== oak ==
// CPU
module CPU(clk, reset, initPC,
			  imem_addr, imem_rdata,
			  dmem_addr, dmem_wdata, dmem_we, dmem_rdata,
			  halted);
export LEC_CHECK = 0
export CAP_MARGIN = 20
export CORE_MARGIN = 2
export CORE_UTILIZATION = 40
export SLEW_MARGIN = 20
create_clock -name core_clock -period 10.0 [get_ports {clk}]
run.sh (not shown) runs the stock make flow with config.mk's settings and CLKGATE_MAP_FILE=.
oak closes out successfully: all stages finished, all timing, DRC and antenna checks passed.
diff inputs: oak => pine
Settings: CORE_ASPECT_RATIO: unset -> 0.51; TNS_END_PERCENT: unset -> 75; CAP_MARGIN: 20 -> 15; MAX_ROUTING_LAYER: unset -> met4; CORE_UTILIZATION: 40 -> 25; HOLD_SLACK_MARGIN: unset -> -0.06; ABC_AREA: unset -> 1; the clock period (ns, I/O delays scaled along): 10.0 -> 15.2.
Findings:
pine vs. oak: number of nets in the finished design up 2,731, number of vias per cell after detailed routing decreased 11%.
Compared with oak, pine instantiates a larger number of standard cells.
pine vs oak, clock share of power went down by 14 points.
Route | pine vs oak | wire longer in pine
Compared with oak, clock-buffer cell count in pine decreased by more than a quarter.
pine gives more total buffers and inverters traversed by the critical path than oak did.
Looking at synthesized area across oak and pine, the one that comes out lower is oak.
For the area of the synthesized netlist per yosys stat, pine came in 1700 µm² higher than oak did.
Diff oak and pine: total antenna diodes in the routed design lower in oak
Edits applied to the flow inputs when going from pine to birch:
Settings: clearing ABC_AREA, which used to be 1; clearing HOLD_SLACK_MARGIN, which used to be -0.06; swapping 25 for 70 in CORE_UTILIZATION; clearing TNS_END_PERCENT, which used to be 75; clearing MAX_ROUTING_LAYER, which used to be met4; putting CTS_CLUSTER_SIZE at 44 where nothing was set; clearing CORE_ASPECT_RATIO, which used to be 0.51; swapping 15 for 20 in CAP_MARGIN; swapping 15.2 for 6.25 in the clock period (ns, I/O delays scaled along).
==> results <==
Y dimension of the die for birch is lower than for pine. AND-OR/OR-AND gates as the main kind of combinational logic by area was reported by pine, and multiplexers by birch. birch: ODB-0269 in global routing (5_1_grt) -> run aborted. [birch vs pine] setup fix buffers added after clock tree synthesis: higher in birch. When birch is set beside pine, its proportion of synthesized area in mux cells turns out to be 23 points larger. pine has a higher synthesized cell count than birch. birch vs pine on xor-xnor portion of the synthesized cell area: birch is the higher one.
## Diff of input files: maple against birch
Settings: swapping 70 for 52 in CORE_UTILIZATION; clearing CTS_CLUSTER_SIZE, which used to be 44; swapping 6.25 for 5.03 in the clock period (ns, I/O delays scaled along).
Results
Nothing crashed in maple and all stages finished; the problem is that the final layout failed, the offending checks being setup timing.
Post-synthesis cell area came out exactly the same in birch and maple.
Between birch and maple, die area is higher for maple, birch comes in under that.
On maximum buffer depth of the clock tree, birch tracks maple almost exactly.
Between birch and maple, the difference in adder-cell share of the synthesized area is negligible.
maple — final weighted congestion of routability-driven global placement about 3.5% lower, birch as reference
Deepest level of the CTS H-tree was lower in the run labelled birch.
Measured against birch, the total placed cells including tap cells of maple comes out at 1.12 times the reference value.
Placeable core area (maple over birch): increase, 32,000 µm²
Between maple and birch, the complex-gate fraction of the synthesized area figures differ only marginally.
Placed instance area went up by a few percent going from birch to maple.
--- input diff maple..cedar ---
Settings: putting CTS_CLUSTER_DIAMETER at 147 where nothing was set; putting CTS_CLUSTER_SIZE at 99 where nothing was set; putting TNS_END_PERCENT at 20 where nothing was set; putting PLACE_DENSITY at 0.43 where nothing was set; putting ABC_AREA at 0 where nothing was set; swapping 52 for 72 in CORE_UTILIZATION; putting SETUP_SLACK_MARGIN at -0.25 where nothing was set; swapping 5.03 for 5.64 in the clock period (ns, I/O delays scaled along).
Notes after the runs:
cedar: it failed with a tool error in global routing (5_1_grt), so there are no final results.
Re number of clock buffers inserted by TritonCTS: cedar is 116 down on maple.
Cmp cedar vs maple: floorplan die height lower in cedar
Reported for cedar and maple, register bit count reported by yosys turned out identical to the last digit.
Going from maple to cedar, mux contribution to synthesized area shows no meaningful change; synthesized cell count shows no meaningful change.
NOTE: number of buffers added for setup after CTS in cedar falls short of that of maple


CPU again, from the RTL that the note above started with.
// CPU
module CPU(clk, reset, initPC,
			  imem_addr, imem_rdata,
			  dmem_addr, dmem_wdata, dmem_we, dmem_rdata,
			  halted);
	input clk, reset;
	input [31:0] initPC;
	output [31:0] imem_addr;
	input  [31:0] imem_rdata;
	output [31:0] dmem_addr;
	output [31:0] dmem_wdata;
	output dmem_we;
	input  [31:0] dmem_rdata;
	output halted;
	wire [5:0] decode;
	wire zero, RegWre,PCWre,ALUSrcB,ALUM2Reg,DataMemRw,ExtSel, InsMemRW, IRWre, WrRegData, SAExt;
	wire [1:0] PCSrc;
	wire [1:0] RegOut;
	wire [2:0] ALUOp;
	wire [2:0] state, next_state;
	wire [31:0] PCout;
	assign imem_addr = PCout;
	CU _CU(decode, clk, reset, zero, RegWre, PCWre, IRWre, ALUSrcB, ALUOp, ALUM2Reg, RegOut, DataMemRw,
     PCSrc, ExtSel, InsMemRW, WrRegData, SAExt, state, next_state, halted);
	DataPath _DataPath(decode, clk, reset, zero, RegWre, PCWre, IRWre, ALUSrcB, ALUOp, ALUM2Reg, RegOut, DataMemRw,
     PCSrc, ExtSel, InsMemRW, WrRegData, SAExt, initPC, PCout,
     imem_rdata, dmem_rdata, dmem_addr, dmem_wdata, dmem_we);
endmodule
Settings: LEC_CHECK=0, CAP_MARGIN=20, CORE_MARGIN=2, CORE_UTILIZATION=40, SLEW_MARGIN=20; clock period 9.05 ns.
Then changed:
--- a/flow/config.mk
+++ b/flow/config.mk
@@ -7,5 +7,10 @@
 export LEC_CHECK = 0
-export CAP_MARGIN = 20
+export CAP_MARGIN = 35
+export CELL_PAD_IN_SITES_GLOBAL_PLACEMENT = 0
+export CORE_ASPECT_RATIO = 0.83
 export CORE_MARGIN = 2
-export CORE_UTILIZATION = 40
+export CORE_UTILIZATION = 72
+export CTS_CLUSTER_DIAMETER = 225
+export PLACE_DENSITY = 0.41
+export SETUP_SLACK_MARGIN = 1.04
 export SLEW_MARGIN = 20
==> flow/constraint.sdc (replaced) <==
create_clock -name core_clock -period 3.9 [get_ports {clk}]
set_input_delay 0.7800 -clock core_clock [delete_from_list [all_inputs] [get_ports {clk}]]
set_output_delay 0.7800 -clock core_clock [all_outputs]
set_load 0.01 [all_outputs]
- With this change the flow stopped in global routing (5_1_grt)
- synthesized area stays the same
- synthesized cell count does not change
- die area shrinks by 44%
Then changed:
==> flow/config.mk (replaced) <==
export PLATFORM = sky130hd
export DESIGN_NAME = CPU
export DESIGN_NICKNAME = CPU
export VERILOG_FILES = /design/flow/design.v
export SDC_FILE = /design/flow/constraint.sdc
export NUM_CORES = 4
export LEC_CHECK = 0
export CAP_MARGIN = 20
export CELL_PAD_IN_SITES_GLOBAL_PLACEMENT = 0
export CORE_ASPECT_RATIO = 0.69
export CORE_MARGIN = 2
export CORE_UTILIZATION = 70
export CTS_CLUSTER_DIAMETER = 28
export SETUP_SLACK_MARGIN = 1.47
export SLEW_MARGIN = 20
==> flow/constraint.sdc (replaced) <==
create_clock -name core_clock -period 6.07 [get_ports {clk}]
set_input_delay 1.2140 -clock core_clock [delete_from_list [all_inputs] [get_ports {clk}]]
set_output_delay 1.2140 -clock core_clock [all_outputs]
set_load 0.01 [all_outputs]
The new run did not get past global routing (5_1_grt); die size went up by 2.9%; synthesized area stays the same; synthesized cell count is unchanged.
No activity file was given, so power comes from the tool's default toggle rates.
